// apb_top
module apb_top #(
    parameter DATA_WD = 8,
    parameter ADDR_WD = 8 
) (
    input                         clk,
    input                         rst_n,
    input [DATA_WD + ADDR_WD : 0] cmd_in,
    input                         cmd_vld,
    output                        cmd_rdy,
    output                        read_vld,
    output [DATA_WD - 1 : 0]      read_data
);
    wire psel,penable,pwrite,pready;
    wire [DATA_WD - 1 : 0] pwdata;
    wire [ADDR_WD - 1 : 0] paddr;
    wire [DATA_WD - 1 : 0] prdata;
   apb_master  #(
              .DATA_WD(DATA_WD),
              .ADDR_WD(ADDR_WD)
            )u_apb_master(
              .clk(clk),
              .rst_n(rst_n),
              .cmd_in(cmd_in),
              .cmd_vld(cmd_vld),
              .prdata(prdata),
              .pready(pready),
              .cmd_rdy(cmd_rdy),
              .psel(psel),
              .penable(penable),
              .pwrite(pwrite),
              .paddr(paddr),
              .pwdata(pwdata),
              .read_vld(read_vld),
              .read_data(read_data)
            );
   apb_slave  #(
  ...
Size in the first run: ~3600 cells after synthesis, ~2100 flip-flops, ~30 I/O pins.
Settings: LEC_CHECK=0, CAP_MARGIN=20, CELL_PAD_IN_SITES_DETAIL_PLACEMENT=1, CORE_ASPECT_RATIO=1.28, CORE_MARGIN=3, CORE_UTILIZATION=45, CTS_CLUSTER_SIZE=70, GPL_ROUTABILITY_DRIVEN=1, GPL_TIMING_DRIVEN=0, MAX_ROUTING_LAYER=met5, MIN_ROUTING_LAYER=met2, PLACE_DENSITY=0.6, SETUP_SLACK_MARGIN=0.62, SLEW_MARGIN=40, TNS_END_PERCENT=30; clock period 6.0 ns.
run.sh (not shown) runs the stock make flow with config.mk's settings and CLKGATE_MAP_FILE=.
Then changed:
- ABC_AREA: not set -> 0
- CORE_ASPECT_RATIO: 1.28 -> 1.66
- CORE_MARGIN: 3 -> 2
- CORE_UTILIZATION: 45 -> 26
- CTS_CLUSTER_SIZE: 70 -> 94
- GPL_ROUTABILITY_DRIVEN: 1 -> not set
- GPL_TIMING_DRIVEN: 0 -> 1
- HOLD_SLACK_MARGIN: not set -> 0.28
- MIN_ROUTING_LAYER: met2 -> not set
- PLACE_DENSITY: 0.6 -> 0.95
- SETUP_SLACK_MARGIN: 0.62 -> 1.12
- SLEW_MARGIN: 40 -> 5
- TNS_END_PERCENT: 30 -> not set
- clock period: 6.0 -> 5.27 ns (I/O delays scaled with it)
Result:
- This time the run completed, yet does not pass: setup timing
- count of clock-buffer cells in the layout fell by 46
- critical path depth stays the same
- register-to-register slack degrades by 0.42 ns
- synthesized cell count stays the same
- total power climbs by 14%
- worst setup slack gets worse by 1.1 ns
- core utilization decreases by 22 points
- hold slack improves by 0.10 ns
Then changed:
- ABC_AREA: 0 -> not set
- CELL_PAD_IN_SITES_DETAIL_PLACEMENT: 1 -> not set
- CORE_ASPECT_RATIO: 1.66 -> not set
- CORE_UTILIZATION: 26 -> 70
- CTS_CLUSTER_SIZE: 94 -> not set
- GPL_TIMING_DRIVEN: 1 -> not set
- HOLD_SLACK_MARGIN: 0.28 -> not set
- MAX_ROUTING_LAYER: met5 -> not set
- PLACE_DENSITY: 0.95 -> not set
- SETUP_SLACK_MARGIN: 1.12 -> not set
- SLEW_MARGIN: 5 -> 20
- clock period: 5.27 -> 4.38 ns (I/O delays scaled with it)
What happened: The changed run completed and failed the layout checks on setup timing. Die area came out lower by well over a third. Clock-buffer cell count goes up by 45. Via count goes down by about a fifth. Cell count is lower by a quarter to a third. Sequential cell count does not change. Critical path depth stays the same.
Then changed:
- ABC_AREA: not set -> 1
- CORE_UTILIZATION: 70 -> 72
- CTS_CLUSTER_SIZE: not set -> 10
- PLACE_DENSITY: not set -> 0.38
- SETUP_SLACK_MARGIN: not set -> 0.55
- clock period: 4.38 -> 3.34 ns (I/O delays scaled with it)
Result: The changed run ran to the end with violations: setup timing; die size grows by a few percent; via count grows by well over a third; wire length rises by about a fifth; global-route usage increases by 3.9 points; hold slack degrades by 0.049 ns; setup slack degrades by 0.47 ns; sequential cell count is unchanged; synthesized cell count went up by well over a third.
Then changed:
- ABC_AREA: 1 -> not set
- CORE_UTILIZATION: 72 -> 45
- CTS_CLUSTER_SIZE: 10 -> not set
- PLACE_DENSITY: 0.38 -> 0.6
- SETUP_SLACK_MARGIN: 0.55 -> -0.4
- clock period: 3.34 -> 5.96 ns (I/O delays scaled with it)
Outcome: The new run completed and failed the layout checks on setup timing; total power falls by 48%; critical path depth falls by 9; cell area falls by 11%; via count falls by 39%.
Then changed:
- CORE_UTILIZATION: 45 -> 70
- CTS_CLUSTER_SIZE: not set -> 53
- SETUP_SLACK_MARGIN: -0.4 -> not set
- clock period: 5.96 -> 4.78 ns (I/O delays scaled with it)
=> The new run ran to the end with violations: setup timing. Wire length rose by 4.3%. Power rose by 27%. Critical path depth went up by 4. Count of clock-buffer cells in the layout decreases by 7. Final cell count is lower by 11%. Core utilization goes up by 30 points. Via count rises by 7.1%. Sequential power climbs by 24%. Clock skew rose by 0.0032 ns. Cell area rises by about 2.2%. Worst hold slack gets worse by 0.019 ns.
Power is estimated from default activity; no workload was simulated.
